<file path="design.v">
`timescale 1ns/1ps
module master_ahb(
  input  logic        clk_master,
  input  logic        rst_master,
  input  logic        HREADY,          
  input  logic [31:0] HRDATA,          
  input  logic [31:0] data_top,
  input  logic        write_top,       
  input  logic [3:0]  beat_length,     
  input  logic        enb,             
  input  logic [31:0] addr_top,
  input  logic        wrap_enb,        
  output logic [31:0] HADDR,
  output logic        HWRITE,
  output logic [2:0]  HSIZE,
  output logic [31:0] HWDATA,
  output logic [2:0]  HBURST,
  output logic [1:0]  HTRANS,
  output logic fifo_empty,
  output logic fifo_full
);
  typedef enum logic [2:0] {
    S_IDLE                = 3'b000,
    S_WRITE_ADDR          = 3'b001,
    S_WRITE_DATA          = 3'b010
  } state_t;
  state_t present_state, next_state;
  logic [31:0] addr_internal;
  logic [3:0]  count;         
  logic [3:0]  wr_ptr;
  logic [3:0]  rd_ptr;
  localparam int MEM_DEPTH = 16;
  logic [31:0] mem [0:MEM_DEPTH-1];
  logic next_HWRITE;
  logic [2:0] next_HSIZE;                
  logic [31:0] next_HWDATA;
  logic [2:0] next_HBURST;
  logic [1:0] next_HTRANS;
  logic [4:0] fifo_count;  
  logic push, pop;
  assign push = write_top && (fifo_count < MEM_DEPTH);
  assign pop  = (present_state == S_WRITE_DATA) && HREADY &&
                (HBURST == 3'b011 || HBURST == 3'b000) && (fifo_count > 0);
  assign fifo_empty = (fifo_count == 0);
  assign fifo_full  = (fifo_count >= MEM_DEPTH-1);  
  always_ff @(posedge clk_master or posedge rst_master) begin
    if (rst_master) begin
      wr_ptr        <= 4'd0;
      rd_ptr        <= 4'd0;
      addr_internal <= 32'h0;
      count         <= 4'd0;
      present_state <= S_IDLE;
      HWRITE        <= 1'b0;
      HSIZE         <= 3'b010;
      HWDATA        <= 32'h0;
      HBURST        <= 3'b000;
      HTRANS        <= 2'b00;
      fifo_count    <= 5'd0;
      for (int i = 0; i < MEM_DEPTH; i = i + 1) mem[i] <= 32'h0;
    end else begin
      if (push) begin
        mem[wr_ptr] <= data_top;
        wr_ptr <= wr_ptr + 1'b1;
      end
      if (pop) begin
        rd_ptr <= rd_ptr + 1'b1;
      end
      if (push && !pop)
        fifo_count <= fifo_count + 1'b1;
      else if (pop && !push)
        fifo_count <= fifo_count - 1'b1;
      present_state <= next_state;
      HWRITE <= next_HWRITE;
      HSIZE  <= next_HSIZE;
      HWDATA <= next_HWDATA;
      HBURST <= next_HBURST;
      HTRANS <= next_HTRANS;
      if (present_state == S_IDLE && next_state == S_WRITE_ADDR) begin
        addr_internal <= addr_top;
        count <= 4'd0;
      end
      if (present_state == S_WRITE_DATA && HREADY) begin
        if (HBURST == 3'b011) begin  
          count <= count + 1'b1;
          if (!wrap_enb) begin
            addr_internal <= addr_internal + 32'h4;
          end else begin
            if (addr_internal[3:0] == 4'hC)  
              addr_internal <= addr_internal - 32'hC;  
            else
              addr_internal <= addr_internal + 32'h4;
          end
        end else if (HBURST == 3'b000) begin  
          count <= 4'd0;  
        end
      end
    end
  end
  always_comb begin
    next_state    = present_state;
    next_HWRITE   = 1'b0;
    next_HSIZE    = 3'b010;
    next_HWDATA   = 32'h0;                 
    next_HBURST   = 3'b000;
    next_HTRANS   = 2'b00;
    case (present_state)
      S_IDLE: begin
        if (enb && HREADY && (fifo_count > 0)) begin
          if (beat_length == 1 && !wrap_enb) begin
            next_HWRITE = 1'b1;
            next_HBURST = 3'b000;  
            next_state = S_WRITE_ADDR;
          end else if (beat_length == 4) begin
            next_HWRITE = 1'b1;
            next_HBURST = 3'b011;  
            next_state = S_WRITE_ADDR;
          end
        end
      end
      S_WRITE_ADDR: begin
        next_HWRITE = 1'b1;
        next_HSIZE  = 3'b010;   
        next_HBURST = HBURST;   
        next_HTRANS = 2'b10;    
        next_state = S_WRITE_DATA;
      end
      S_WRITE_DATA: begin
        next_HWRITE = 1'b1;
        next_HSIZE  = 3'b010;
        next_HBURST = HBURST;   
        if (HBURST == 3'b000) begin
          if (fifo_count > 0)
            next_HWDATA = mem[rd_ptr];   
          else
            next_HWDATA = data_top;
          next_HTRANS = 2'b10;
          if (HREADY) next_state = S_IDLE;
        end
        else if (HBURST == 3'b011) begin
          if (fifo_count > 0) begin
            next_HWDATA = mem[rd_ptr];
          end else begin
            next_HWDATA = 32'h0;  
          end
          next_HTRANS = 2'b11;  
          if ((count == 4'd3) && HREADY) next_state = S_IDLE;
        end
      end
      default: next_state = S_IDLE;
    endcase
  end
  assign HADDR = addr_internal;
endmodule
</file>
<file path="run.sh">
#!/bin/bash
# the make line also repeats each setting of config.mk as NAME=value (left out here)
make -C /OpenROAD-flow-scripts/flow DESIGN_CONFIG=/design/flow/config.mk WORK_HOME=/design/flow/orfs CLKGATE_MAP_FILE= finish
</file>
<file path="config.mk">
export PLATFORM = sky130hd
export DESIGN_NAME = master_ahb
export DESIGN_NICKNAME = master_ahb
export VERILOG_FILES = /design/flow/design.v
export SDC_FILE = /design/flow/constraint.sdc
export NUM_CORES = 4
export LEC_CHECK = 0
export CAP_MARGIN = 40
export CELL_PAD_IN_SITES_DETAIL_PLACEMENT = 0
export CORE_MARGIN = 2
export CORE_UTILIZATION = 71
export CTS_CLUSTER_SIZE = 13
export HOLD_SLACK_MARGIN = 0.29
export MAX_ROUTING_LAYER = met5
export PLACE_DENSITY = 0.78
export SETUP_SLACK_MARGIN = -0.15
export SLEW_MARGIN = 30
export TNS_END_PERCENT = 100
</file>
<file path="constraint.sdc">
create_clock -name core_clock -period 2.39 [get_ports {clk_master}]
set_input_delay 0.4780 -clock core_clock [delete_from_list [all_inputs] [get_ports {clk_master}]]
set_output_delay 0.4780 -clock core_clock [all_outputs]
set_load 0.01 [all_outputs]
</file>
==> results of run 1 <==
-- layout make-up --
class / instances / area [sq um]
fillers: 1685 / 4430
well taps: 511 / 639
inverters: 12 / 63.8
diodes: 2 / 5.00
repair buffers: 376 / 3980
multi-input cells: 1374 / 11600
clock buffers: 89 / 1780
flip-flops and latches: 600 / 15000
clock inverters: 18 / 210
-- stage by stage --
stage	hold WS (ps)	setup TNS, ps
final	397	-2790
after global routing	448	-6700
after CTS	385	-3000
after detailed placement	487	-20190
after global placement	481	-10870
after floorplan	468	-3761150
-- per-layer routing --
metal	share of wire	up-vias	track usage
li1	-	8544	-
met1	0.36	10800	0.572
met2	0.47	1504	0.693
met3	0.11	398	0.0994
met4	0.063	0	0.267
met5	0	-	0
-- timing repair --
action | in CTS | in global routing
hold buffers | 1 | 0
gates cloned | 1 | 1
buffers inserted | 3 | 13
endpoints found under the hold margin | 4 | 0
endpoints found under the setup margin | 7 | 23
pin swaps | 13 | 15
resized | 17 | 32
==> impl_metrics.ini, run 1 <==
; yosys + openroad results
[pwr]
p_comb_mw = 8.24
combPwrFrac = 0.239
vdd_drop_max_mv = 0.995
pwr.group.clock_mw = 9.54
power_mw = 34.5
pwr-share-seq = 0.484
swShare = 0.282
power_frac_clock = 0.277
maxPowerGroup = registers
pg_seq_mw = 16.7
power_density_nw_per_um2 = 1030
power.leakage_nw = 15.3
p_int_mw = 24.7
p_switching_mw = 9.72

[outcome]
outcome = failed layout checks
violatedChecks = setup timing

[cells_and_area]
finalCoreUtilization = 0.883
fin_nets = 2544
area_growth_pct = 21.9
final_area_sq_um = 33300
instances_no_fill = 2982

[sta]
fin_ws_ps = -280
rsz0062_at_grt = true
finalHoldViolCount = 0
setup_viol = 41
fmax_mhz = 375
min_period_over_period = 1.12
skew_ps = 23.6
slew_headroom = 0.524
worst_slew_pin_slew_ps = 712
period_needed_ps = 2670
slew_viol_final = 0

[logic_synthesis]
syn_area_per_cell_sq_um = 12.6
yosysTopAreaCell = dfrtp_1
logic_family = multiplexers
synth_seq_share = 0.549
syn_area_sq_um = 27300
post_synth_num_cell_types = 76
ys_sh_xor = 0.00449
area_leaders = dfrtp_1 (55%), mux2_2 (22%), a22oi_1 (2.7%)
mux_share = 0.229
ys_sh_aoi = 0.111
top_area_frac = 0.548
simple_gate_area_frac = 0.0677
synthCells = 2178
yosys.cell_count.top_type = dfrtp_1
ys_sh_adder = 0.00714
ys_chip_area_sq_um = 27300
yosys_warnings = 2
edf_count = 0
common_cells = dfrtp_1 (599), mux2_2 (531), nand2_1 (133), clkbuf_1 (100), a22oi_1 (99)
async_flop_share = 1.00
synth-seq-cells = 600
ys_cells = 2178
synth-main-ff-cell = dfrtp_1

[worst_hold_path]
min_path_type = in -> reg
min_path_cells = 3
min_to = addr_internal[0]
min_from = addr_top[0]

[setup_path]
r2r_end = fifo_count[4]
cp_num_buf_inv = 2
worst-path-max-fanout = 3
reg2reg_setup_slack_ps = -280
crit_type = reg -> reg
crit_chain = or4_4, or2_4, and3_4, inv_2, ha_4, inv_4, fa_2, a21o_1, a21oi_2, xnor2_1, nor2_1, xor2_1
crit_end = fifo_count[4]
crit_arrival_ps = 3170
reg2reg_depth = 12
path_delay_family = simple AND/OR/NAND/NOR gates
slowest_delay_ps = 530
required_ps = 2890
start_kind = flop
crit_slowest_cell = or4_4
endpoint_kind = flop
crit_start = fifo_count[3]
path_depth = 12
worstReg2RegStart = fifo_count[3]

[global_route]
grt_pass1_wl_mm = 135
grt_pass1_vias = 22300
grt_max_degree = 78
grt_util_all_layers = 0.443
grt-ovfl-total = 0
antenna_found_initial = 2

[routing]
ant_nets = 0
vias_per_cell = 7.12
dr.pass1.iters = 7
vias = 21200
drt-initial-drc-count = 2433
drt-total-wl_mm = 88.8
wl_per_cell_um = 29.8
drcViolationCount = 0

[clocking]
clock_sinks = 600
clk_latency_ps = 630
cts_root_buf = clkbuf_16
clk_pin_slew_ps = 60
cts_buffers = 59
cts_tree = done
cts_buffer_depth = 3
htreeDepth = 2

[die]
initial_utilization = 0.724
rows = 71
core_region_area_sq_um = 37800
chipArea_sq_um = 40100
die_w_um = 200
die_y_um = 200
ios = 181

[place]
place_inst = 2857
dpl-instance-area_sq_um = 31000
dpl.hpwl_mm = 52.7
globalplace.congestion = 0.926
dp_slack_ps = -380
io_buffers = 144

[job]
warnings = 69
maxCapViolCount = 0
==> inputs of run 2 (changes only) <==
Settings changed: ABC_AREA set to 1, CAP_MARGIN 40 to 20, CELL_PAD_IN_SITES_DETAIL_PLACEMENT 0 to unset, CORE_MARGIN 2 to 10, CORE_UTILIZATION 71 to 40, CTS_CLUSTER_DIAMETER set to 302, CTS_CLUSTER_SIZE 13 to 18, GPL_ROUTABILITY_DRIVEN set to 1, HOLD_SLACK_MARGIN 0.29 to unset, MAX_ROUTING_LAYER met5 to unset, MIN_ROUTING_LAYER set to met1, PLACE_DENSITY 0.78 to 0.6, SETUP_SLACK_MARGIN -0.15 to unset, SLEW_MARGIN 30 to 40, TNS_END_PERCENT 100 to 45.
Clock period 2.39 ns to 5.0 ns, I/O delays scaled along.
==> run 2 against run 1 <==
Compared with the run above: the run now finishes clean; power shrank 48%; synthesized area grew 3.7%; count of clock-buffer cells in the layout shrank 40; largest power group unchanged; clock power shrank 67%; clock skew shrank 7.0 ps; final area shrank 4.4%; sequential cell count is the same; global-route usage shrank 23 points; cell count grew 54%; register-to-register slack gained 1900 ps.
==> impl_metrics.ini, run 2 <==
; yosys + openroad results
[setup_path]
crit_end = fifo_empty
slowest_delay_ps = 530
cp_num_buf_inv = 3
crit_type = reg -> out
worstReg2RegStart = rd_ptr[0]
path_delay_family = buffers and inverters
path_depth = 5
endpoint_kind = primary output
required_ps = 4000
worst-path-max-fanout = 28
r2r_end = HWDATA[11]
crit_start = fifo_count[1]
start_kind = flop
crit_arrival_ps = 2680
crit_chain = nor2_1, nand3_2, buf_4, inv_1, clkdlybuf4s50_1
crit_slowest_cell = clkdlybuf4s50_1
reg2reg_setup_slack_ps = 1590
reg2reg_depth = 10

[logic_synthesis]
yosysTopAreaCell = dfrtp_1
ys_sh_aoi = 0.146
ys_sh_xor = 0.00278
syn_area_sq_um = 28400
syn_area_per_cell_sq_um = 7.86
post_synth_num_cell_types = 43
ys_sh_adder = 0.00688
mux_share = 0
ys_chip_area_sq_um = 28400
yosys_warnings = 2
synth_seq_share = 0.530
async_flop_share = 1.00
ys_cells = 3606
edf_count = 0
common_cells = nand2_1 (1,168), dfrtp_1 (599), o21ai_0 (504), nor2_1 (361), inv_1 (269)
synth-main-ff-cell = dfrtp_1
top_area_frac = 0.529
area_leaders = dfrtp_1 (53%), nand2_1 (15%), o21ai_0 (8.9%)
logic_family = simple AND/OR/NAND/NOR gates
yosys.cell_count.top_type = nand2_1
synth-seq-cells = 600
synthCells = 3606
simple_gate_area_frac = 0.242

[cells_and_area]
final_area_sq_um = 31900
instances_no_fill = 4589
finalCoreUtilization = 0.454
area_growth_pct = 12.4
fin_nets = 3758

[sta]
fmax_mhz = 272
period_needed_ps = 3680
slew_viol_final = 0
timing.hold.ws_ps = 487
worst_slew_pin_slew_ps = 868
setup_viol = 0
skew_ps = 16.5
min_period_over_period = 0.736
finalHoldViolCount = 0
rsz0062_at_grt = false
slew_headroom = 0.420

[die]
initial_utilization = 0.404
core_region_area_sq_um = 70100
chipArea_sq_um = 81900
die_w_um = 286
ios = 181
die_y_um = 286
rows = 97

[worst_hold_path]
min_to = mem[2][1]
min_path_cells = 2
min_path_type = reg -> reg
min_from = mem[2][1]

[global_route]
grt_util_all_layers = 0.211
grt_pass1_vias = 22000
grt_max_degree = 102
grt-ovfl-total = 0
antenna_found_initial = 3
grt_pass1_wl_mm = 135

[clocking]
clk_latency_ps = 590
cts_buffer_depth = 3
cts_buffers = 39
cts_tree = done
postCtsSetupBuffers = 0
clk_pin_slew_ps = 80
clock_sinks = 600
cts.repair.resized = 0
cts_root_buf = clkbuf_16
htreeDepth = 2
postCtsHoldBufs = 0

[pwr]
power_density_nw_per_um2 = 558
p_switching_mw = 7.09
power_mw = 17.8
p_int_mw = 10.7
combPwrFrac = 0.368
swShare = 0.398
power_frac_clock = 0.178
p_comb_mw = 6.55
pwr-share-seq = 0.454
pwr.group.clock_mw = 3.16
power.leakage_nw = 15.1
pg_seq_mw = 8.08
vdd_drop_max_mv = 0.335
maxPowerGroup = registers

[routing]
dr.pass1.iters = 5
wl_per_cell_um = 19.0
drt-total-wl_mm = 87.3
vias = 23300
drt-initial-drc-count = 2050
vias_per_cell = 5.07
ant_nets = 0
drcViolationCount = 0

[outcome]
outcome = finished clean

[job]
maxCapViolCount = 0
warnings = 68

[place]
place_inst = 4532
io_buffers = 144
globalplace.congestion = 0.870
dpl-instance-area_sq_um = 30600
dpl.hpwl_mm = 53.6
## run 2: metal layers
metal,wire length (um),track usage
met1,39900,0.291
met2,40900,0.346
met3,4800,0.0303
met4,1760,0.0493
met5,8,0
## run 2: through the flow
step / setup TNS [ps] / setup WS (ps)
finish: 0 / 1320
global route: 0 / 1190
CTS: 0 / 1300
detailed placement: 0 / 1300
global placement: 0 / 1290
floorplan: -2507140 / -4180
## run 2: final cells by class
type	count	area (sq um)
fill	7045	38300
sequential	600	15000
multi-input combinational	2521	11400
timing repair buffer	199	2100
tap	940	1180
clock buffer	49	1060
inverter	276	1050
clock inverter	1	16.3
antenna	3	7.51
==> inputs of run 3 (changes only) <==
Settings changed: GPL_ROUTABILITY_DRIVEN 1 to 0, GPL_TIMING_DRIVEN set to 0.
Clock period 5.0 ns to 3.33 ns, I/O delays scaled along.
==> run 3 against run 2 <==
Compared with the run above: largest cell class unchanged; clock skew increased by 0.58 ps; register-to-register slack got worse by 1300 ps; critical path type unchanged; largest power group unchanged; critical path depth unchanged; critical endpoint unchanged; die area unchanged; clock power increased by 51%; combinational power increased by about 60%.
==> impl_metrics.ini, run 3 <==
; yosys + openroad results
[sta]
fmax_mhz = 318
skew_ps = 17.1
setup_viol = 0
worst_slew_pin_slew_ps = 905
min_period_over_period = 0.945
period_needed_ps = 3150
finalHoldViolCount = 0
slew_viol_final = 0
slew_headroom = 0.397
rsz0062_at_grt = false

[setup_path]
endpoint_kind = primary output
path_delay_family = buffers and inverters
cp_num_buf_inv = 3
crit_arrival_ps = 2480
start_kind = flop
reg2reg_depth = 12
crit_start = fifo_count[1]
crit_slowest_cell = clkdlybuf4s50_1
worst-path-max-fanout = 10
crit_type = reg -> out
slowest_delay_ps = 540
reg2reg_setup_slack_ps = 310
path_depth = 5
r2r_end = fifo_count[4]
worstReg2RegStart = fifo_count[1]
crit_end = fifo_empty
crit_chain = nor2_1, nand3_4, buf_2, inv_1, clkdlybuf4s50_1
required_ps = 2660

[logic_synthesis]
syn_area_per_cell_sq_um = 7.86
yosys.cell_count.top_type = nand2_1
top_area_frac = 0.529
yosysTopAreaCell = dfrtp_1
yosys_warnings = 2
mux_share = 0
synth-main-ff-cell = dfrtp_1
ys_sh_adder = 0.00688
synthCells = 3606
logic_family = simple AND/OR/NAND/NOR gates
edf_count = 0
ys_chip_area_sq_um = 28400
async_flop_share = 1.00
area_leaders = dfrtp_1 (53%), nand2_1 (15%), o21ai_0 (8.9%)
syn_area_sq_um = 28400
simple_gate_area_frac = 0.242
ys_sh_aoi = 0.146
synth_seq_share = 0.530
ys_cells = 3606
post_synth_num_cell_types = 43
ys_sh_xor = 0.00278
synth-seq-cells = 600
common_cells = nand2_1 (1,168), dfrtp_1 (599), o21ai_0 (504), nor2_1 (361), inv_1 (269)

[pwr]
p_comb_mw = 10.5
maxPowerGroup = registers
vdd_drop_max_mv = 0.419
pwr.group.clock_mw = 4.76
power.leakage_nw = 15.6
power_frac_clock = 0.174
p_switching_mw = 11.2
p_int_mw = 16.2
combPwrFrac = 0.382
power_density_nw_per_um2 = 835
pwr-share-seq = 0.443
pg_seq_mw = 12.1
swShare = 0.409

[global_route]
grt_pass1_wl_mm = 158
antenna_found_initial = 1
grt_util_all_layers = 0.253
grt_pass1_vias = 24500
grt-ovfl-total = 0
grt_max_degree = 26

[die]
die_y_um = 286
rows = 97
core_region_area_sq_um = 70100
initial_utilization = 0.404
ios = 181
chipArea_sq_um = 81900
die_w_um = 286

[place]
place_inst = 4720
dpl.hpwl_mm = 79.3
io_buffers = 142

[clocking]
cts.repair.resized = 1
htreeDepth = 2
postCtsSetupBuffers = 0
clock_sinks = 600
postCtsHoldBufs = 0
clk_latency_ps = 610
cts_buffer_depth = 3
cts_root_buf = clkbuf_16
clk_pin_slew_ps = 80
cts_buffers = 39
cts_tree = done

[routing]
drcViolationCount = 0
vias_per_cell = 5.30
wl_per_cell_um = 21.9
dr.pass1.iters = 6
insertedDiodeCount = 0
ant_nets = 0
drt-initial-drc-count = 2670
vias = 25300
drt-total-wl_mm = 105

[job]
warnings = 65
maxCapViolCount = 0

[cells_and_area]
area_growth_pct = 15.4
finalCoreUtilization = 0.466
instances_no_fill = 4771
fillCellCount = 7103
fin_nets = 3943

[outcome]
outcome = finished clean

[worst_hold_path]
min_path_type = in -> async
## run 3: per-layer routing
metal	up-vias	share of wire	GRT usage
met5	-	0	0
met4	0	0.033	0.0796
met3	169	0.088	0.0503
met2	1028	0.45	0.395
met1	12200	0.43	0.350
li1	11800	-	-
## run 3: metrics by stage
step | instance area, sq um | power [mW] | hold WS [ps] | TNS [ps] | worst slack, ps
after global routing | 32700 | 29.3 | 372 | 0 | 108
after floorplan | 28400 | 18.7 | 446 | -3308740 | -5520
after CTS | 32700 | 27.2 | 359 | 0 | 157
after global placement | 31000 | 22.2 | 466 | -5834890 | -9820
final | 32700 | 27.3 | 368 | 0 | 182
after detailed placement | 31700 | 22.5 | 473 | -684 | -69.6
## run 3: final cells by class
| cell class | instances | area [sq um] | area share |
|---|---|---|---|
| sequential | 600 | 15000 | 0.459 |
| tap | 940 | 1180 | 0.0359 |
| buffer | 211 | 1020 | 0.0311 |
| multi-input combinational | 2521 | 11300 | 0.345 |
| timing repair buffer | 173 | 2130 | 0.0651 |
| inverter | 276 | 1040 | 0.0319 |
| clock inverter | 4 | 42.5 | 0.00130 |
| clock buffer | 46 | 1000 | 0.0306 |
==> inputs of run 4 (changes only) <==
Settings changed: CAP_MARGIN 20 to 40, CELL_PAD_IN_SITES_GLOBAL_PLACEMENT set to 3, CORE_MARGIN 10 to 4, CORE_UTILIZATION 40 to 52, CTS_CLUSTER_DIAMETER 302 to unset, CTS_CLUSTER_SIZE 18 to 86, HOLD_SLACK_MARGIN set to 0.02, MIN_ROUTING_LAYER met1 to met2, PLACE_DENSITY 0.6 to unset, PLACE_DENSITY_LB_ADDON set to 0.14, SETUP_SLACK_MARGIN set to 0.64, SLEW_MARGIN 40 to 20, TNS_END_PERCENT 45 to 70.
Clock period 3.33 ns to 3.79 ns, I/O delays scaled along.
==> run 4 against run 3 <==
Compared with the run above: the flow now stops in 3_1_place_gp_skip_io; synthesized area stayed put; synthesized cell count unchanged; die area shrank 29%.
==> impl_metrics.ini, run 4 <==
; implementation run metrics
[logic_synthesis]
yosys_warnings = 2
syn_area_per_cell_sq_um = 7.86
ys_chip_area_sq_um = 28400
synth-main-ff-cell = dfrtp_1
simple_gate_area_frac = 0.242
syn_area_sq_um = 28400
synth-seq-cells = 600
area_leaders = dfrtp_1 (53%), nand2_1 (15%), o21ai_0 (8.9%)
ys_sh_adder = 0.00688
yosys.cell_count.top_type = nand2_1
ys_sh_xor = 0.00278
synth_seq_share = 0.530
yosysTopAreaCell = dfrtp_1
logic_family = simple AND/OR/NAND/NOR gates
post_synth_num_cell_types = 43
common_cells = nand2_1 (1,168), dfrtp_1 (599), o21ai_0 (504), nor2_1 (361), inv_1 (269)
ys_cells = 3606
edf_count = 0
synthCells = 3606
top_area_frac = 0.529
mux_share = 0
ys_sh_aoi = 0.146
async_flop_share = 1.00

[die]
chipArea_sq_um = 58300
core_region_area_sq_um = 53900
die_y_um = 241
initial_utilization = 0.526
rows = 85
die_w_um = 241

[outcome]
outcome = did not finish
lastStage = 3_1_place_gp_skip_io
first-error = [ERROR FLW-0024] Place density exceeds 1.0 (current PLACE_DENSITY_LB_ADDON =  0.14). Please check if the value of  PLACE_DENSITY_LB_ADDON is between 0 and 0.99.
==> inputs of run 5 (changes only) <==
Settings changed: ABC_AREA 1 to unset, CELL_PAD_IN_SITES_DETAIL_PLACEMENT set to 0, CELL_PAD_IN_SITES_GLOBAL_PLACEMENT 3 to unset, CORE_MARGIN 4 to 2, CORE_UTILIZATION 52 to 72, CTS_CLUSTER_SIZE 86 to 51, GPL_ROUTABILITY_DRIVEN 0 to unset, GPL_TIMING_DRIVEN 0 to unset, HOLD_SLACK_MARGIN 0.02 to 0.29, MAX_ROUTING_LAYER set to met5, MIN_ROUTING_LAYER met2 to unset, PLACE_DENSITY_LB_ADDON 0.14 to unset, SETUP_SLACK_MARGIN 0.64 to -0.12, SLEW_MARGIN 20 to 30, TNS_END_PERCENT 70 to 100.
Clock period 3.79 ns to 2.13 ns, I/O delays scaled along.
==> run 5 against run 4 <==
Compared with the run above: now fails the layout checks on slew limit, setup timing; synthesized area decreased by 3.6%; synthesized cell count fell by 40%; die area fell by 32%.
==> impl_metrics.ini, run 5 <==
; yosys + openroad results
[logic_synthesis]
synth-seq-cells = 600
synth_seq_share = 0.549
ys_sh_xor = 0.00449
ys_cells = 2178
logic_family = multiplexers
ys_sh_aoi = 0.111
yosys_warnings = 2
ys_chip_area_sq_um = 27300
ys_sh_adder = 0.00714
synth-main-ff-cell = dfrtp_1
syn_area_sq_um = 27300
synthCells = 2178
syn_area_per_cell_sq_um = 12.6
area_leaders = dfrtp_1 (55%), mux2_2 (22%), a22oi_1 (2.7%)
post_synth_num_cell_types = 76
yosys.cell_count.top_type = dfrtp_1
yosysTopAreaCell = dfrtp_1
edf_count = 0
async_flop_share = 1.00
mux_share = 0.229
simple_gate_area_frac = 0.0677
top_area_frac = 0.548
common_cells = dfrtp_1 (599), mux2_2 (531), nand2_1 (133), clkbuf_1 (100), a22oi_1 (99)

[clocking]
htreeDepth = 2
clk_latency_ps = 670
cts_root_buf = clkbuf_16
cts_buffers = 58
clk_pin_slew_ps = 70
cts_buffer_depth = 3
clock_sinks = 600
cts_tree = done

[setup_path]
crit_slowest_cell = a221oi_1
crit_chain = inv_4, ha_4, buf_4, and3_4, buf_4, a221oi_1, nand4_1, o221ai_1, nand2_2
r2r_end = HWDATA[9]
reg2reg_setup_slack_ps = -1500
worstReg2RegStart = rd_ptr[0]
worst-path-max-fanout = 6
path_delay_family = AND-OR/OR-AND gates
crit_end = HWDATA[9]
path_depth = 9
required_ps = 2680
crit_arrival_ps = 4180
crit_start = rd_ptr[0]
reg2reg_depth = 9
cp_common_cell = buf_4
endpoint_kind = flop
cp_num_buf_inv = 3
slowest_delay_ps = 1310
start_kind = flop
crit_type = reg -> reg

[pwr]
pg_seq_mw = 19.7
power.leakage_nw = 16.2
maxPowerGroup = registers
p_int_mw = 28.0
p_comb_mw = 11.1
p_switching_mw = 13.7
power_frac_clock = 0.262
vdd_drop_max_mv = 1.20
pwr.group.clock_mw = 10.9
power_density_nw_per_um2 = 1180
pwr-share-seq = 0.472
swShare = 0.329
combPwrFrac = 0.265

[routing]
drcViolationCount = 0
dr.pass1.iters = 14
ant_nets = 0
wl_per_cell_um = 38.2
drt-initial-drc-count = 4251
vias_per_cell = 8.03
met1Wirelength_mm = 34.7
vias = 24800
drt-total-wl_mm = 118
routed.top_layer = met5
route.met2.wl_mm = 48.7
route.met3.wl_mm = 20.0

[place]
dp_slack_ps = -562
globalplace.congestion = 0.911
io_buffers = 144
dpl.hpwl_mm = 56.6
dpl-instance-area_sq_um = 31600

[sta]
skew_ps = 40.3
worst_slew_pin_slew_ps = 1610
slew_headroom = -0.0762
period_needed_ps = 3630
slew_viol_final = 1
rsz0062_at_grt = true
min_period_over_period = 1.71
finalHoldViolCount = 0
setup_viol = 572
fmax_mhz = 275
fin_ws_ps = -1500
timing.hold.ws_ps = 353

[cells_and_area]
final_area_sq_um = 35200
fin_nets = 2648
area_growth_pct = 28.8

[global_route]
grt_util_all_layers = 0.501
grt_pass1_vias = 23600
antenna_found_initial = 10
grt_max_degree = 98
grt-ovfl-total = 0
grt_pass1_wl_mm = 144

[worst_hold_path]
min_path_type = in -> reg
min_path_cells = 3
min_to = addr_internal[0]
min_from = addr_top[0]

[die]
rows = 71
initial_utilization = 0.729
die_y_um = 199
core_region_area_sq_um = 37500
ios = 181
chipArea_sq_um = 39500
die_w_um = 199

[outcome]
violatedChecks = slew limit, setup timing
outcome = failed layout checks

[job]
maxCapViolCount = 0
warnings = 69
run 5: per-stage QoR:
stage               power (mW)  setup TNS [ps]   util  std cells
finish                    41.7          -71730  0.939       3096
global route              42.4          -88070  0.938       3085
CTS                       38.6          -12740  0.909       3055
detailed placement        27.3         -160820  0.842       2924
global placement          26.2         -138240  0.842       2924
floorplan                 24.3        -3887160      -       2180
run 5: per-layer routing:
metal  global-route usage  vias up
li1                     -     8773
met1                0.589    11800
met4                0.385       11
met5              0.00766        -
met2                0.761     2912
met3                0.171     1348
run 5: layout make-up:
type,instances,area (sq um)
antenna,13,32.5
clock buffer,85,1740
clock inverter,20,200
fill,1016,2280
inverter,12,68.8
multi-input combinational,1378,12600
sequential,600,15000
tap,511,639
timing repair buffer,477,4910
run 5: repair_timing:
action,4_1_cts,5_1_grt
setup buffers,21,37
endpoints found under the hold margin,18,0
resized,104,186
cloned,4,5
setup endpoints to repair,58,239
pin swaps,34,81
hold buffers,1,0
==> inputs of run 6 (changes only) <==
Settings changed: CAP_MARGIN 40 to 0, CORE_UTILIZATION 72 to 71, CTS_CLUSTER_SIZE 51 to 31, HOLD_SLACK_MARGIN 0.29 to unset, SETUP_SLACK_MARGIN -0.12 to 0.59.
Clock period 2.13 ns to 2.24 ns, I/O delays scaled along.
==> run 6 against run 5 <==
Compared with the run above: the layout fails its checks (setup timing); register-to-register slack improved by 710 ps; routed wire length is 2.7% higher; clock power decreased by 6%; clock skew up 1.8 ps; first-iteration DRC count decreased by 1.4%.
==> impl_metrics.ini, run 6 <==
; yosys + openroad results
[routing]
dr.pass1.iters = 11
wl_per_cell_um = 39.3
vias = 25100
drt-total-wl_mm = 121
drcViolationCount = 0
drt-initial-drc-count = 4193
ant_nets = 0
vias_per_cell = 8.12

[setup_path]
crit_arrival_ps = 3620
reg2reg_setup_slack_ps = -790
path_depth = 14
worst-path-max-fanout = 3
slowest_delay_ps = 540
required_ps = 2830
endpoint_kind = flop
reg2reg_depth = 14
cp_num_buf_inv = 4
crit_chain = or4_4, or2_4, buf_6, and3_4, inv_4, ha_4, inv_4, buf_6, ha_4, a21o_1, a21oi_2, xnor2_1, nor2_1, xor2_1
r2r_end = fifo_count[4]
crit_start = fifo_count[3]
worstReg2RegStart = fifo_count[3]
crit_slowest_cell = or4_4
crit_type = reg -> reg
path_delay_family = simple AND/OR/NAND/NOR gates
crit_end = fifo_count[4]
start_kind = flop

[pwr]
p_comb_mw = 10.8
power_density_nw_per_um2 = 1120
power.leakage_nw = 16.6
pwr-share-seq = 0.472
vdd_drop_max_mv = 1.23
maxPowerGroup = registers
p_switching_mw = 13.3
power_frac_clock = 0.256
combPwrFrac = 0.272
p_int_mw = 26.5
pwr.group.clock_mw = 10.2
swShare = 0.334
pg_seq_mw = 18.8

[sta]
skew_ps = 42.0
finalHoldViolCount = 0
setup_viol = 258
worst_slew_pin_slew_ps = 949
slew_viol_final = 0
min_period_over_period = 1.35
rsz0062_at_grt = true
slew_headroom = 0.366
fin_ws_ps = -792
period_needed_ps = 3030
fmax_mhz = 330

[clocking]
cts_root_buf = clkbuf_16
cts_tree = done
clock_sinks = 600
clk_pin_slew_ps = 70
clk_latency_ps = 670
cts_buffer_depth = 3
cts_buffers = 58
postCtsHoldBufs = 0
htreeDepth = 2

[global_route]
grt_util_all_layers = 0.491
grt_max_degree = 82
grt-ovfl-total = 0
grt_use_met1 = 0.603
grt_pass1_vias = 24000
met2_usage = 0.746
busiest_layer = met2
antenna_found_initial = 7
grtUsageMet3 = 0.151
grt_pass1_wl_mm = 147

[logic_synthesis]
post_synth_num_cell_types = 76
ys_cells = 2178
yosys_warnings = 2
yosysTopAreaCell = dfrtp_1
ys_sh_adder = 0.00714
syn_area_sq_um = 27300
edf_count = 0
ys_sh_aoi = 0.111
ys_chip_area_sq_um = 27300
top_area_frac = 0.548
synthCells = 2178
async_flop_share = 1.00
logic_family = multiplexers
ys_sh_xor = 0.00449
mux_share = 0.229
simple_gate_area_frac = 0.0677
synth_seq_share = 0.549
synth-seq-cells = 600
synth-main-ff-cell = dfrtp_1
syn_area_per_cell_sq_um = 12.6
common_cells = dfrtp_1 (599), mux2_2 (531), nand2_1 (133), clkbuf_1 (100), a22oi_1 (99)
yosys.cell_count.top_type = dfrtp_1
area_leaders = dfrtp_1 (55%), mux2_2 (22%), a22oi_1 (2.7%)

[die]
chipArea_sq_um = 40100
core_region_area_sq_um = 37800
initial_utilization = 0.724
rows = 71
die_y_um = 200
ios = 181
die_w_um = 200

[cells_and_area]
area_growth_pct = 30.6
finalCoreUtilization = 0.946
instances_no_fill = 3091
fin_nets = 2654

[outcome]
violatedChecks = setup timing
outcome = failed layout checks

[job]
maxCapViolCount = 0
warnings = 71

[place]
place_inst = 2891
io_buffers = 144
dpl.hpwl_mm = 54.9
globalplace.congestion = 0.896

[worst_hold_path]
min_path_type = in -> async
run 6: timing repair:
action	4_1_cts	5_1_grt
setup endpoints to repair	663	665
gates cloned	7	9
resized	193	192
setup buffers	37	40
pin swaps	60	60
run 6: final cells by class:
class                   instances  area, sq um
flip-flops and latches        600        15000
fillers                       923         2050
diodes                          4         10.0
well taps                     511          639
clock inverters                21          199
clock buffers                  82         1660
multi-input cells            1378        12800
inverters                      12         61.3
repair buffers                483         5280
run 6: metal layers:
metal | wire length [um] | vias to the layer above
li1 | - | 8776
met1 | 35700 | 11800
met2 | 49900 | 3077
met5 | 24 | -
met3 | 20800 | 1399
met4 | 15100 | 4
run 6: metrics by stage:
stage / setup slack, ps / total power, mW / instance area (sq um) / setup TNS [ps] / hold WS, ps
after floorplan: -6390 / 23.4 / 28100 / -3833530 / 468
after global placement: -497 / 25.1 / 31700 / -141260 / 482
after detailed placement: -624 / 26.1 / 31700 / -166650 / 488
after CTS: -686 / 36.4 / 34500 / -6380 / 324
after global routing: -873 / 40.5 / 35700 / -30270 / 320
final: -792 / 39.8 / 35700 / -30140 / 303
==> inputs of run 7 (changes only) <==
Settings changed: CAP_MARGIN 0 to 20, CELL_PAD_IN_SITES_DETAIL_PLACEMENT 0 to unset, CORE_UTILIZATION 71 to 58, CTS_CLUSTER_SIZE 31 to unset, MAX_ROUTING_LAYER met5 to unset, SETUP_SLACK_MARGIN 0.59 to unset, SLEW_MARGIN 30 to 20, TNS_END_PERCENT 100 to unset.
Clock period 2.24 ns to 2.44 ns, I/O delays scaled along.
==> run 7 against run 6 <==
Compared with the run above: still fails the layout checks on setup timing; largest power group unchanged; first-iteration DRC count fell by 57%; clock power fell by 8%; synthesized area did not move; utilization fell by 22 points; clock skew fell by 30 ps; sequential power fell by 15%; maximum frequency rose by 12%; combinational power fell by 28%; count of clock-buffer cells in the layout rose by 10.
==> impl_metrics.ini, run 7 <==
; yosys + openroad results
[outcome]
outcome = failed layout checks
violatedChecks = setup timing

[job]
warnings = 69
maxCapViolCount = 0

[routing]
ant_nets = 0
insertedDiodeCount = 0
drt-initial-drc-count = 1819
drt-total-wl_mm = 84.8
wl_per_cell_um = 27.5
vias_per_cell = 6.47
drcViolationCount = 0
dr.pass1.iters = 5
vias = 20000

[pwr]
power.leakage_nw = 15.4
swShare = 0.270
power_frac_clock = 0.283
vdd_drop_max_mv = 0.762
pwr.group.clock_mw = 9.39
maxPowerGroup = registers
p_comb_mw = 7.76
combPwrFrac = 0.234
p_switching_mw = 8.97
pwr-share-seq = 0.483
pg_seq_mw = 16.0
p_int_mw = 24.2
power_density_nw_per_um2 = 989

[sta]
fin_ws_ps = -276
worst_slew_pin_slew_ps = 749
min_period_over_period = 1.11
rsz0062_at_grt = true
period_needed_ps = 2720
slew_headroom = 0.499
fmax_mhz = 368
slew_viol_final = 0
timing.hold.ws_ps = 403
setup_viol = 3
finalHoldViolCount = 0
skew_ps = 12.2

[clocking]
clock_sinks = 600
cts_tree = done
htreeDepth = 2
clk_pin_slew_ps = 60
cts_buffers = 61
clk_latency_ps = 630
cts_buffer_depth = 3
cts_root_buf = clkbuf_16
postCtsHoldBufs = 0

[setup_path]
crit_chain = or4_4, or2_4, and3_4, inv_4, ha_4, inv_4, fa_2, a21o_1, a21oi_2, xnor2_1, nor2_1, xor2_1
slowest_delay_ps = 530
path_depth = 12
crit_arrival_ps = 3220
worst-path-max-fanout = 3
reg2reg_depth = 12
worstReg2RegStart = fifo_count[3]
crit_start = fifo_count[3]
reg2reg_setup_slack_ps = -280
r2r_end = fifo_count[4]
start_kind = flop
crit_type = reg -> reg
crit_slowest_cell = or4_4
endpoint_kind = flop
cp_common_cell = inv_4
crit_end = fifo_count[4]
required_ps = 2940
path_delay_family = simple AND/OR/NAND/NOR gates
cp_num_buf_inv = 2

[logic_synthesis]
async_flop_share = 1.00
mux_share = 0.229
top_area_frac = 0.548
yosys.cell_count.top_type = dfrtp_1
logic_family = multiplexers
ys_sh_aoi = 0.111
common_cells = dfrtp_1 (599), mux2_2 (531), nand2_1 (133), clkbuf_1 (100), a22oi_1 (99)
synth_seq_share = 0.549
yosysTopAreaCell = dfrtp_1
post_synth_num_cell_types = 76
syn_area_per_cell_sq_um = 12.6
ys_cells = 2178
syn_area_sq_um = 27300
synthCells = 2178
area_leaders = dfrtp_1 (55%), mux2_2 (22%), a22oi_1 (2.7%)
simple_gate_area_frac = 0.0677
synth-seq-cells = 600
synth-main-ff-cell = dfrtp_1
ys_sh_adder = 0.00714
yosys_warnings = 2
edf_count = 0
ys_chip_area_sq_um = 27300
ys_sh_xor = 0.00449

[cells_and_area]
fin_nets = 2556
fillCellCount = 3308
instances_no_fill = 3088
finalCoreUtilization = 0.721
area_growth_pct = 22.7

[place]
dpl.hpwl_mm = 55.2
io_buffers = 144
globalplace.congestion = 0.896
place_inst = 2967

[global_route]
grt_util_all_layers = 0.348
grt_pass1_vias = 20700
antenna_found_initial = 0
grt_pass1_wl_mm = 129
grt_max_degree = 80
grt-ovfl-total = 0

[die]
core_region_area_sq_um = 46600
chipArea_sq_um = 48900
die_w_um = 221
rows = 79
ios = 181
initial_utilization = 0.587
die_y_um = 221

[worst_hold_path]
min_path_cells = 3
min_from = addr_top[1]
min_to = addr_internal[1]
min_path_type = in -> reg
==> run 7: layout make-up <==
| type | instances | area, sq um | share of cell area |
|---|---|---|---|
| sequential | 600 | 15000 | 0.448 |
| multi-input combinational | 1374 | 11700 | 0.348 |
| timing repair buffer | 386 | 4040 | 0.120 |
| clock buffer | 92 | 1840 | 0.0547 |
| tap | 607 | 759 | 0.0226 |
| clock inverter | 17 | 171 | 0.00511 |
| inverter | 12 | 66.3 | 0.00198 |
==> run 7: metal layers <==
metal | routed length, um | part of all wire | track usage
met1 | 34800 | 0.41 | 0.475
met2 | 40500 | 0.48 | 0.561
met3 | 5970 | 0.070 | 0.0538
met4 | 3540 | 0.042 | 0.142
met5 | 0 | 0 | 0
==> run 7: repair_timing <==
action	in CTS	in global routing
buffers inserted	4	7
endpoints found under the setup margin	10	35
pin swaps	7	11
gates cloned	1	0
resized	24	19
==> run 7: stage by stage <==
step,power [mW],setup slack (ps),TNS [ps],instance area (sq um)
after CTS,33.2,-291,-719,33400
after global routing,34.8,-359,-834,33600
after detailed placement,23.7,-387,-24030,31300
after global placement,23.0,-268,-20190,31300
after floorplan,21.2,-6230,-3736670,27400
final,33.2,-276,-524,33600
==> inputs of run 8 (changes only) <==
Settings changed: CORE_UTILIZATION 58 to 67, CTS_CLUSTER_SIZE set to 24.
Clock period 2.44 ns to 3.59 ns, I/O delays scaled along.
==> run 8 against run 7 <==
Compared with the run above: now clean on timing, DRC and antenna; clock skew rose by 16 ps; synthesized cell count did not move; via count fell by 1.4%; highest routed layer unchanged.
==> impl_metrics.ini, run 8 <==
; yosys + openroad results
[clocking]
cts.repair.resized = 0
cts_root_buf = clkbuf_16
cts_buffer_depth = 3
clock_sinks = 600
cts_tree = done
clk_latency_ps = 640
cts_buffers = 58
postCtsHoldBufs = 0
clk_pin_slew_ps = 60
postCtsSetupBuffers = 0
htreeDepth = 2

[die]
die_w_um = 206
initial_utilization = 0.674
chipArea_sq_um = 42400
core_region_area_sq_um = 40600
rows = 74
die_y_um = 206
ios = 181

[sta]
slew_headroom = 0.346
finalHoldViolCount = 0
fmax_mhz = 286
slew_viol_final = 0
skew_ps = 27.8
min_period_over_period = 0.973
rsz0062_at_grt = false
period_needed_ps = 3490
worst_slew_pin_slew_ps = 981
fin_ws_ps = 96.1
setup_viol = 0
finalSetupTns_ps = 0
timing.hold.ws_ps = 437

[logic_synthesis]
synth-seq-cells = 600
ys_sh_aoi = 0.111
area_leaders = dfrtp_1 (55%), mux2_2 (22%), a22oi_1 (2.7%)
synth-main-ff-cell = dfrtp_1
ys_sh_xor = 0.00449
yosysTopAreaCell = dfrtp_1
logic_family = multiplexers
syn_area_sq_um = 27300
syn_area_per_cell_sq_um = 12.6
ys_sh_adder = 0.00714
ys_cells = 2178
async_flop_share = 1.00
yosys_warnings = 2
mux_share = 0.229
top_area_frac = 0.548
synthCells = 2178
simple_gate_area_frac = 0.0677
yosys.cell_count.top_type = dfrtp_1
post_synth_num_cell_types = 76
ys_chip_area_sq_um = 27300
common_cells = dfrtp_1 (599), mux2_2 (531), nand2_1 (133), clkbuf_1 (100), a22oi_1 (99)
synth_seq_share = 0.549
edf_count = 0

[routing]
ant_nets = 0
dr.pass1.iters = 5
vias_per_cell = 6.84
vias = 19700
drt-initial-drc-count = 1898
drt-total-wl_mm = 81.5
wl_per_cell_um = 28.3
drcViolationCount = 0
insertedDiodeCount = 0

[global_route]
grt_pass1_vias = 19900
grt-ovfl-total = 0
grt_util_all_layers = 0.391
grt_max_degree = 113
antenna_found_initial = 1
grt_pass1_wl_mm = 123

[setup_path]
crit_end = fifo_empty
path_depth = 5
worst-path-max-fanout = 23
r2r_end = HWDATA[16]
reg2reg_setup_slack_ps = 510
reg2reg_depth = 8
endpoint_kind = primary output
slowest_delay_ps = 570
crit_start = fifo_count[3]
crit_slowest_cell = or4_1
crit_chain = or4_1, or2_1, buf_6, clkinv_2, clkdlybuf4s50_1
path_delay_family = buffers and inverters
crit_arrival_ps = 2780
start_kind = flop
cp_num_buf_inv = 3
worstReg2RegStart = rd_ptr[0]
required_ps = 2870
crit_type = reg -> out

[job]
maxCapViolCount = 0
warnings = 69

[pwr]
power_frac_clock = 0.286
p_comb_mw = 4.82
p_switching_mw = 5.97
maxPowerGroup = registers
pg_seq_mw = 11.0
p_int_mw = 16.1
pwr.group.clock_mw = 6.33
pwr-share-seq = 0.496
combPwrFrac = 0.218
swShare = 0.270
power_mw = 22.1
power.leakage_nw = 14.5
power_density_nw_per_um2 = 696
vdd_drop_max_mv = 0.523

[place]
io_buffers = 144
dpl.hpwl_mm = 49.1
globalplace.congestion = 0.892
dp_slack_ps = 293

[cells_and_area]
area_growth_pct = 16.1
fin_nets = 2419
finalCoreUtilization = 0.783
fillCellCount = 2558

[outcome]
outcome = finished clean

[worst_hold_path]
min_path_type = in -> async
-- run 8: metrics by stage --
| step | std cells | area [sq um] |
|---|---|---|
| global placement | 2770 | 29800 |
| finish | 2877 | 31700 |
| global route | 2877 | 31700 |
| CTS | 2877 | 31700 |
| floorplan | 2180 | 27400 |
| detailed placement | 2770 | 29800 |
-- run 8: area by class of cell --
cell class / count / area (sq um) / area share
clock buffer: 95 / 1800 / 0.0568
clock inverter: 12 / 179 / 0.00564
inverter: 12 / 50.0 / 0.00158
sequential: 600 / 15000 / 0.473
timing repair buffer: 252 / 2490 / 0.0786
tap: 532 / 666 / 0.0210
multi-input combinational: 1374 / 11500 / 0.363
-- run 8: layer usage --
layer / vias to the layer above / wire length [um] / GRT usage
li1: 8294 / - / -
met1: 10200 / 31900 / 0.524
met2: 974 / 37900 / 0.612
met3: 252 / 7620 / 0.0845
met4: 0 / 4080 / 0.185
met5: - / 0 / 0
==> inputs of run 9 (changes only) <==
Settings changed: CELL_PAD_IN_SITES_DETAIL_PLACEMENT set to 0, CORE_UTILIZATION 67 to 66, CTS_CLUSTER_SIZE 24 to unset, MAX_ROUTING_LAYER set to met5, SETUP_SLACK_MARGIN set to -0.15, SLEW_MARGIN 20 to 30, TNS_END_PERCENT set to 100.
Clock period 3.59 ns to 2.13 ns, I/O delays scaled along.
==> run 9 against run 8 <==
Compared with the run above: the layout now fails its checks (setup timing); clock skew decreased by 2.3 ps; critical path depth is 7 higher; power increased by 78%; die area up 1.5%; cell count is 7.9% higher; utilization grew 6.6 points; sequential power grew 69%; sequential cell count stayed put; first-iteration DRC count is 12% higher; setup slack got worse by 700 ps; count of clock-buffer cells in the layout stayed put; critical path type is now reg -> reg; largest power group unchanged.
==> impl_metrics.ini, run 9 <==
; yosys + openroad results
[cells_and_area]
fillCellCount = 1999
area_growth_pct = 26.8
finalCoreUtilization = 0.849
fin_nets = 2641
final-seq-area_sq_um = 15000
layout.area.comb_sq_um = 12000

[global_route]
grtUsageMet3 = 0.0853
grt_util_all_layers = 0.410
grt_pass1_vias = 22200
grt_use_met1 = 0.526
grt_pass1_wl_mm = 134
antenna_found_initial = 1
met2_usage = 0.649
grt_max_degree = 68
grt-ovfl-total = 0
busiest_layer = met2

[pwr]
power_density_nw_per_um2 = 1140
combPwrFrac = 0.244
vdd_drop_max_mv = 1.06
power.leakage_nw = 16.0
p_switching_mw = 11.0
pg_seq_mw = 18.6
maxPowerGroup = registers
swShare = 0.280
pwr.group.clock_mw = 11.1
pwr-share-seq = 0.474
power_mw = 39.4
p_int_mw = 28.4
power_frac_clock = 0.283
p_comb_mw = 9.59

[setup_path]
crit_arrival_ps = 3290
required_ps = 2690
reg2reg_setup_slack_ps = -600
crit_start = fifo_count[4]
slowest_delay_ps = 540
reg2reg_depth = 12
crit_end = fifo_count[4]
path_depth = 12
crit_type = reg -> reg
worst-path-max-fanout = 3
cp_common_cell = inv_4
crit_chain = or4_4, or2_4, and3_4, inv_4, ha_4, inv_4, fa_2, a21o_1, a21oi_2, xnor2_1, nor2_1, xor2_1
endpoint_kind = flop
start_kind = flop
worstReg2RegStart = fifo_count[4]
path_delay_family = simple AND/OR/NAND/NOR gates
crit_slowest_cell = or4_4
cp_num_buf_inv = 2
r2r_end = fifo_count[4]

[logic_synthesis]
top_area_frac = 0.548
ys_cells = 2178
synthCells = 2178
logic_family = multiplexers
synth-main-ff-cell = dfrtp_1
mux_share = 0.229
area_leaders = dfrtp_1 (55%), mux2_2 (22%), a22oi_1 (2.7%)
ys_sh_xor = 0.00449
ys_chip_area_sq_um = 27300
yosys_warnings = 2
ys_sh_adder = 0.00714
synth_seq_share = 0.549
syn_area_per_cell_sq_um = 12.6
post_synth_num_cell_types = 76
edf_count = 0
ys_sh_aoi = 0.111
common_cells = dfrtp_1 (599), mux2_2 (531), nand2_1 (133), clkbuf_1 (100), a22oi_1 (99)
yosys.cell_count.top_type = dfrtp_1
yosysTopAreaCell = dfrtp_1
simple_gate_area_frac = 0.0677
synth-seq-cells = 600
syn_area_sq_um = 27300
async_flop_share = 1.00

[sta]
period_needed_ps = 2730
slew_viol_final = 0
timing.hold.ws_ps = 212
slew_headroom = 0.563
fmax_mhz = 366
finalHoldViolCount = 0
fin_ws_ps = -605
skew_ps = 25.5
setup_viol = 419
min_period_over_period = 1.28
worst_slew_pin_slew_ps = 654
rsz0062_at_grt = true

[place]
globalplace.congestion = 0.923
io_buffers = 144
dpl.hpwl_mm = 57.1

[clocking]
cts_buffers = 60
htreeDepth = 2
cts_root_buf = clkbuf_16
postCtsHoldBufs = 0
clk_latency_ps = 640
clk_pin_slew_ps = 60
cts_buffer_depth = 3
cts_tree = done
clock_sinks = 600

[die]
die_w_um = 208
chipArea_sq_um = 43100
rows = 74
ios = 181
initial_utilization = 0.670
core_region_area_sq_um = 40800
die_y_um = 208

[outcome]
outcome = failed layout checks
violatedChecks = setup timing

[routing]
ant_nets = 0
drt-total-wl_mm = 89.4
drcViolationCount = 0
vias_per_cell = 6.82
vias = 21200
insertedDiodeCount = 0
drt-initial-drc-count = 2134
wl_per_cell_um = 28.8
dr.pass1.iters = 8

[job]
maxCapViolCount = 0
warnings = 69

[worst_hold_path]
min_path_type = in -> async
## run 9: area by class of cell
cell class	instances	share of cell area
Tap cell	532	0.0192
Multi-Input combinational cell	1376	0.346
Clock inverter	18	0.00675
Inverter	12	0.00162
Timing Repair Buffer	470	0.138
Clock buffer	95	0.0541
Sequential cell	600	0.433
## run 9: per-stage QoR
step / setup TNS [ps] / instances / setup WS, ps / instance area [sq um]
finish: -45150 / 3103 / -605 / 34700
floorplan: -3887160 / 2180 / -6480 / 27400
detailed placement: -148610 / 2959 / -605 / 31700
global placement: -127790 / 2959 / -510 / 31700
global route: -82760 / 3103 / -744 / 34700
CTS: -9430 / 3091 / -579 / 34200
## run 9: routing by layer
| layer | vias up | part of all wire |
|---|---|---|
| met2 | 1248 | 0.47 |
| li1 | 8751 | - |
| met5 | - | 0.00016 |
| met3 | 396 | 0.098 |
| met1 | 10800 | 0.37 |
| met4 | 2 | 0.063 |
## run 9: what timing repair did
| action | CTS | global route |
|---|---|---|
| buffers inserted | 27 | 14 |
| gates cloned | 3 | 2 |
| pin swaps | 25 | 39 |
| setup endpoints to repair | 54 | 66 |
| gates resized | 73 | 93 |
==> inputs of run 10 (changes only) <==
Settings changed: ABC_AREA set to 1, CELL_PAD_IN_SITES_DETAIL_PLACEMENT 0 to unset, CORE_ASPECT_RATIO set to 0.7, CORE_UTILIZATION 66 to 72, CTS_CLUSTER_DIAMETER set to 371, CTS_CLUSTER_SIZE set to 99, MAX_ROUTING_LAYER met5 to unset, PLACE_DENSITY set to 0.39, SETUP_SLACK_MARGIN -0.15 to 0.44, SLEW_MARGIN 30 to 20, TNS_END_PERCENT 100 to unset.
Clock period 2.13 ns to 2.14 ns, I/O delays scaled along.
==> run 10 against run 9 <==
Compared with the run above: the run now fails in 5_1_grt; die area down 4.8%; synthesized cell count rose by 66%; synthesized area increased by 3.7%.
==> impl_metrics.ini, run 10 <==
; implementation run metrics
[logic_synthesis]
logic_family = simple AND/OR/NAND/NOR gates
synth_seq_share = 0.530
syn_area_per_cell_sq_um = 7.86
post_synth_num_cell_types = 43
ys_sh_aoi = 0.146
ys_sh_xor = 0.00278
ys_chip_area_sq_um = 28400
area_leaders = dfrtp_1 (53%), nand2_1 (15%), o21ai_0 (8.9%)
synth-main-ff-cell = dfrtp_1
yosys.cell_count.top_type = nand2_1
common_cells = nand2_1 (1,168), dfrtp_1 (599), o21ai_0 (504), nor2_1 (361), inv_1 (269)
mux_share = 0
synth-seq-cells = 600
yosysTopAreaCell = dfrtp_1
ys_cells = 3606
async_flop_share = 1.00
top_area_frac = 0.529
ys_sh_adder = 0.00688
synthCells = 3606
yosys_warnings = 2
simple_gate_area_frac = 0.242
edf_count = 0
syn_area_sq_um = 28400

[global_route]
grt_util_all_layers = 0.905
grt-ovfl-total = 333

[clocking]
postCtsHoldBufs = 0
clock_sinks = 600
htreeDepth = 1
cts_buffer_depth = 3
cts_root_buf = clkbuf_16
cts_buffers = 10

[outcome]
lastStage = 5_1_grt
outcome = did not finish
first-error = [ERROR GRT-0232] Routing congestion too high. Check the congestion heatmap in the GUI.

[die]
chipArea_sq_um = 41000
die_w_um = 241
die_y_um = 170
core_region_area_sq_um = 38600
rows = 60
ios = 181
initial_utilization = 0.735

[place]
dp_slack_ps = -329
dpl-instance-area_sq_um = 31600
place_inst = 4236
io_buffers = 144
globalplace.congestion = 0.963
dpl.hpwl_mm = 60.1
run 10: metal layers:
layer | overflow | track usage
met2 | 148 | 0.983
met4 | 117 | 0.899
met5 | 4 | 0.708
met3 | 27 | 0.831
met1 | 37 | 0.907
run 10: repair_timing:
action | in CTS
setup endpoints to repair | 546
setup buffers | 145
pin swaps | 110
gates cloned | 22
gates resized | 628
run 10: metrics by stage:
stage	hold slack (ps)	util	total power, mW
global placement	465	0.819	34.3
floorplan	446	-	29.3
detailed placement	473	0.819	35.5
CTS	176	0.903	44.2
==> inputs of run 11 (changes only) <==
Settings changed: ABC_AREA 1 to unset, CAP_MARGIN 20 to 0, CELL_PAD_IN_SITES_DETAIL_PLACEMENT set to 0, CORE_ASPECT_RATIO 0.7 to 0.94, CORE_UTILIZATION 72 to 71, CTS_CLUSTER_DIAMETER 371 to unset, CTS_CLUSTER_SIZE 99 to 13, MAX_ROUTING_LAYER set to met5, PLACE_DENSITY 0.39 to unset, SETUP_SLACK_MARGIN 0.44 to -0.15, SLEW_MARGIN 20 to 30, TNS_END_PERCENT set to 100.
Clock period 2.14 ns to 2.2 ns, I/O delays scaled along.
==> run 11 against run 10 <==
Compared with the run above: the layout now fails its checks (setup timing); synthesized cell count down 40%; synthesized area decreased by 3.6%; die area down 2.2%.
==> impl_metrics.ini, run 11 <==
; yosys + openroad results
[outcome]
outcome = failed layout checks
violatedChecks = setup timing

[setup_path]
path_depth = 12
crit_chain = or4_4, or2_4, and3_4, inv_4, ha_4, inv_4, fa_2, a21o_1, a21oi_2, xnor2_1, nor2_1, xor2_1
cp_num_buf_inv = 2
crit_type = reg -> reg
reg2reg_setup_slack_ps = -550
worstReg2RegStart = fifo_count[4]
worst-path-max-fanout = 3
crit_end = fifo_count[4]
endpoint_kind = flop
slowest_delay_ps = 530
crit_arrival_ps = 3280
reg2reg_depth = 12
crit_slowest_cell = or4_4
required_ps = 2730
start_kind = flop
cp_common_cell = inv_4
r2r_end = fifo_count[4]
crit_start = fifo_count[4]
path_delay_family = simple AND/OR/NAND/NOR gates

[logic_synthesis]
simple_gate_area_frac = 0.0677
synthCells = 2178
synth_seq_share = 0.549
async_flop_share = 1.00
synth-main-ff-cell = dfrtp_1
syn_area_per_cell_sq_um = 12.6
synth-seq-cells = 600
post_synth_num_cell_types = 76
ys_sh_aoi = 0.111
yosysTopAreaCell = dfrtp_1
yosys_warnings = 2
ys_chip_area_sq_um = 27300
edf_count = 0
ys_cells = 2178
logic_family = multiplexers
top_area_frac = 0.548
ys_sh_adder = 0.00714
ys_sh_xor = 0.00449
area_leaders = dfrtp_1 (55%), mux2_2 (22%), a22oi_1 (2.7%)
yosys.cell_count.top_type = dfrtp_1
mux_share = 0.229
common_cells = dfrtp_1 (599), mux2_2 (531), nand2_1 (133), clkbuf_1 (100), a22oi_1 (99)
syn_area_sq_um = 27300

[cells_and_area]
fin_nets = 2620
fillCellCount = 1400
area_growth_pct = 25.4
finalCoreUtilization = 0.905
instances_no_fill = 3034

[job]
warnings = 69
maxCapViolCount = 0

[clocking]
cts_root_buf = clkbuf_16
clk_pin_slew_ps = 60
cts_buffer_depth = 3
postCtsHoldBufs = 0
clock_sinks = 600
htreeDepth = 2
cts_tree = done
clk_latency_ps = 640
cts_buffers = 57

[place]
globalplace.congestion = 0.913
place_inst = 2910
dpl.hpwl_mm = 57.1
dp_slack_ps = -545
io_buffers = 144

[pwr]
p_switching_mw = 11.5
maxPowerGroup = registers
combPwrFrac = 0.258
power_mw = 38.0
vdd_drop_max_mv = 1.02
p_comb_mw = 9.79
power_density_nw_per_um2 = 1110
pwr.group.clock_mw = 9.77
power_frac_clock = 0.257
power.leakage_nw = 15.8
p_int_mw = 26.5
pg_seq_mw = 18.4
pwr-share-seq = 0.485
swShare = 0.302

[sta]
min_period_over_period = 1.25
worst_slew_pin_slew_ps = 764
timing.hold.ws_ps = 184
rsz0062_at_grt = true
slew_headroom = 0.489
fin_ws_ps = -551
setup_viol = 57
skew_ps = 25.3
finalHoldViolCount = 0
period_needed_ps = 2750
slew_viol_final = 0
fmax_mhz = 363

[global_route]
grt_pass1_wl_mm = 138
met2_usage = 0.703
grt_util_all_layers = 0.464
antenna_found_initial = 4
grt_max_degree = 52
grtUsageMet3 = 0.120
busiest_layer = met2
grt-ovfl-total = 0
grt_pass1_vias = 23100
grt_use_met1 = 0.591

[routing]
vias = 22600
wl_per_cell_um = 33.1
ant_nets = 0
vias_per_cell = 7.44
dr.pass1.iters = 6
drcViolationCount = 0
drt-total-wl_mm = 100
drt-initial-drc-count = 2879

[die]
die_w_um = 206
initial_utilization = 0.721
die_y_um = 194
core_region_area_sq_um = 37900
chipArea_sq_um = 40100
rows = 69
ios = 181

[worst_hold_path]
min_path_type = in -> async
==> run 11: timing repair <==
action | 4_1_cts | 5_1_grt
cloned | 1 | 5
setup buffers | 4 | 21
pin swaps | 9 | 33
setup endpoints to repair | 54 | 38
resized | 31 | 129
==> run 11: area by class of cell <==
| type | instances | area (sq um) | area share |
|---|---|---|---|
| Antenna cell | 3 | 7.51 | 0.000219 |
| Clock buffer | 85 | 1660 | 0.0485 |
| Clock inverter | 9 | 106 | 0.00310 |
| Inverter | 12 | 61.3 | 0.00179 |
| Multi-Input combinational cell | 1374 | 12100 | 0.352 |
| Sequential cell | 600 | 15000 | 0.438 |
| Tap cell | 497 | 622 | 0.0181 |
| Timing Repair Buffer | 454 | 4750 | 0.139 |
==> run 11: per-stage QoR <==
| step | setup TNS [ps] | instance area (sq um) |
|---|---|---|
| global route | -14160 | 34300 |
| finish | -11620 | 34300 |
| global placement | -50660 | 31600 |
| detailed placement | -69210 | 31600 |
| floorplan | -3852840 | 27400 |
| CTS | -5780 | 33500 |
==> run 11: layer usage <==
| layer | part of all wire | up-vias |
|---|---|---|
| met3 | 0.13 | 733 |
| met4 | 0.088 | 2 |
| met1 | 0.33 | 11200 |
| met5 | 0.00013 | - |
| li1 | - | 8701 |
| met2 | 0.45 | 1978 |
==> inputs of run 12 (changes only) <==
Settings changed: CELL_PAD_IN_SITES_DETAIL_PLACEMENT 0 to unset, CORE_ASPECT_RATIO 0.94 to unset, MAX_ROUTING_LAYER met5 to unset, SETUP_SLACK_MARGIN -0.15 to unset, SLEW_MARGIN 30 to 40, TNS_END_PERCENT 100 to unset.
Clock period 2.2 ns to 2.4 ns, I/O delays scaled along.
==> run 12 against run 11 <==
Compared with the run above: die area is essentially flat; the layout still fails its checks (setup timing); clock skew shrank 7.3 ps; critical path type unchanged; maximum frequency shrank 2.1%; combinational power shrank 15%; register-to-register slack gained 140 ps; via count shrank 5.1%; worst hold slack gained 140 ps; utilization shrank 1.5 points; routed wire length shrank 11%; non-clock buffer count shrank 49.
==> impl_metrics.ini, run 12 <==
; yosys + openroad results
[routing]
dr.pass1.iters = 7
vias = 21400
drt-total-wl_mm = 89.5
ant_nets = 0
vias_per_cell = 7.13
drcViolationCount = 0
drt-initial-drc-count = 2597
wl_per_cell_um = 29.8

[die]
rows = 71
ios = 181
die_y_um = 200
initial_utilization = 0.724
chipArea_sq_um = 40100
core_region_area_sq_um = 37800
die_w_um = 200

[logic_synthesis]
synth_seq_share = 0.549
ys_sh_aoi = 0.111
ys_cells = 2178
synth-seq-cells = 600
async_flop_share = 1.00
yosysTopAreaCell = dfrtp_1
area_leaders = dfrtp_1 (55%), mux2_2 (22%), a22oi_1 (2.7%)
synthCells = 2178
ys_chip_area_sq_um = 27300
logic_family = multiplexers
yosys.cell_count.top_type = dfrtp_1
ys_sh_adder = 0.00714
mux_share = 0.229
edf_count = 0
simple_gate_area_frac = 0.0677
common_cells = dfrtp_1 (599), mux2_2 (531), nand2_1 (133), clkbuf_1 (100), a22oi_1 (99)
yosys_warnings = 2
syn_area_sq_um = 27300
post_synth_num_cell_types = 76
top_area_frac = 0.548
ys_sh_xor = 0.00449
synth-main-ff-cell = dfrtp_1
syn_area_per_cell_sq_um = 12.6

[sta]
slew_viol_final = 0
finalHoldViolCount = 0
skew_ps = 17.9
period_needed_ps = 2810
slew_headroom = 0.537
rsz0062_at_grt = true
worst_slew_pin_slew_ps = 692
setup_viol = 36
fin_ws_ps = -411
fmax_mhz = 356
min_period_over_period = 1.17

[clocking]
htreeDepth = 2
cts_root_buf = clkbuf_16
postCtsHoldBufs = 0
clk_pin_slew_ps = 60
clock_sinks = 600
cts_tree = done
clk_latency_ps = 620
cts_buffers = 58
cts_buffer_depth = 3

[outcome]
outcome = failed layout checks
violatedChecks = setup timing

[place]
dpl.hpwl_mm = 55.0
dp_slack_ps = -435
place_inst = 2879
globalplace.congestion = 0.907
io_buffers = 144

[setup_path]
cp_common_cell = inv_4
crit_slowest_cell = or4_4
crit_arrival_ps = 3310
crit_chain = or4_4, or2_4, and3_4, inv_4, ha_4, inv_4, fa_2, a21o_1, a21oi_2, xnor2_1, nor2_1, xor2_1
cp_num_buf_inv = 2
required_ps = 2900
crit_type = reg -> reg
worstReg2RegStart = fifo_count[3]
slowest_delay_ps = 540
worst-path-max-fanout = 3
r2r_end = fifo_count[4]
start_kind = flop
crit_end = fifo_count[4]
endpoint_kind = flop
crit_start = fifo_count[3]
reg2reg_depth = 12
path_delay_family = simple AND/OR/NAND/NOR gates
reg2reg_setup_slack_ps = -410
path_depth = 12

[pwr]
pwr.group.clock_mw = 8.93
maxPowerGroup = registers
power.leakage_nw = 15.4
vdd_drop_max_mv = 0.824
combPwrFrac = 0.246
power_frac_clock = 0.264
p_int_mw = 24.2
pg_seq_mw = 16.6
pwr-share-seq = 0.490
p_switching_mw = 9.70
power_density_nw_per_um2 = 1010
swShare = 0.286
p_comb_mw = 8.35

[cells_and_area]
fin_nets = 2574
area_growth_pct = 22.9
instances_no_fill = 3007

[job]
warnings = 72
maxCapViolCount = 0

[global_route]
grt_pass1_vias = 22500
grt_pass1_wl_mm = 133
grt-ovfl-total = 0
grt_util_all_layers = 0.435
antenna_found_initial = 2
grt_max_degree = 112

[worst_hold_path]
min_path_type = in -> async
[run 12: metal layers]
metal / global-route usage / vias to the layer above / wire length [um]
met5: 0 / - / 0
met4: 0.268 / 0 / 6370
met3: 0.106 / 469 / 10600
met2: 0.681 / 1579 / 41500
met1: 0.553 / 10800 / 31000
li1: - / 8604 / -
[run 12: metrics by stage]
| step | power [mW] | hold slack (ps) | utilization | TNS, ps | cell area [sq um] |
|---|---|---|---|---|---|
| final | 33.9 | 327 | 0.890 | -3330 | 33600 |
| after detailed placement | 24.2 | 490 | 0.825 | -31730 | 31100 |
| after global routing | 35.2 | 375 | 0.890 | -4690 | 33600 |
| after CTS | 33.3 | 349 | 0.876 | -1020 | 33100 |
| after global placement | 23.3 | 482 | 0.825 | -11890 | 31100 |
| after floorplan | 21.6 | 468 | - | -3756030 | 27400 |
[run 12: final cells by class]
class	count	area (sq um)
diodes	2	5.00
clock buffers	87	1730
clock inverters	14	108
fillers	1598	4160
inverters	12	62.6
multi-input cells	1376	11900
flip-flops and latches	600	15000
well taps	511	639
repair buffers	405	4130
[run 12: repair_timing]
item                                    CTS  global route
gates resized                            27            89
gates cloned                              0             3
endpoints found under the setup margin   40            39
buffers inserted                          3            20
pin swaps                                 5            29
Power and IR drop assume default switching activity.
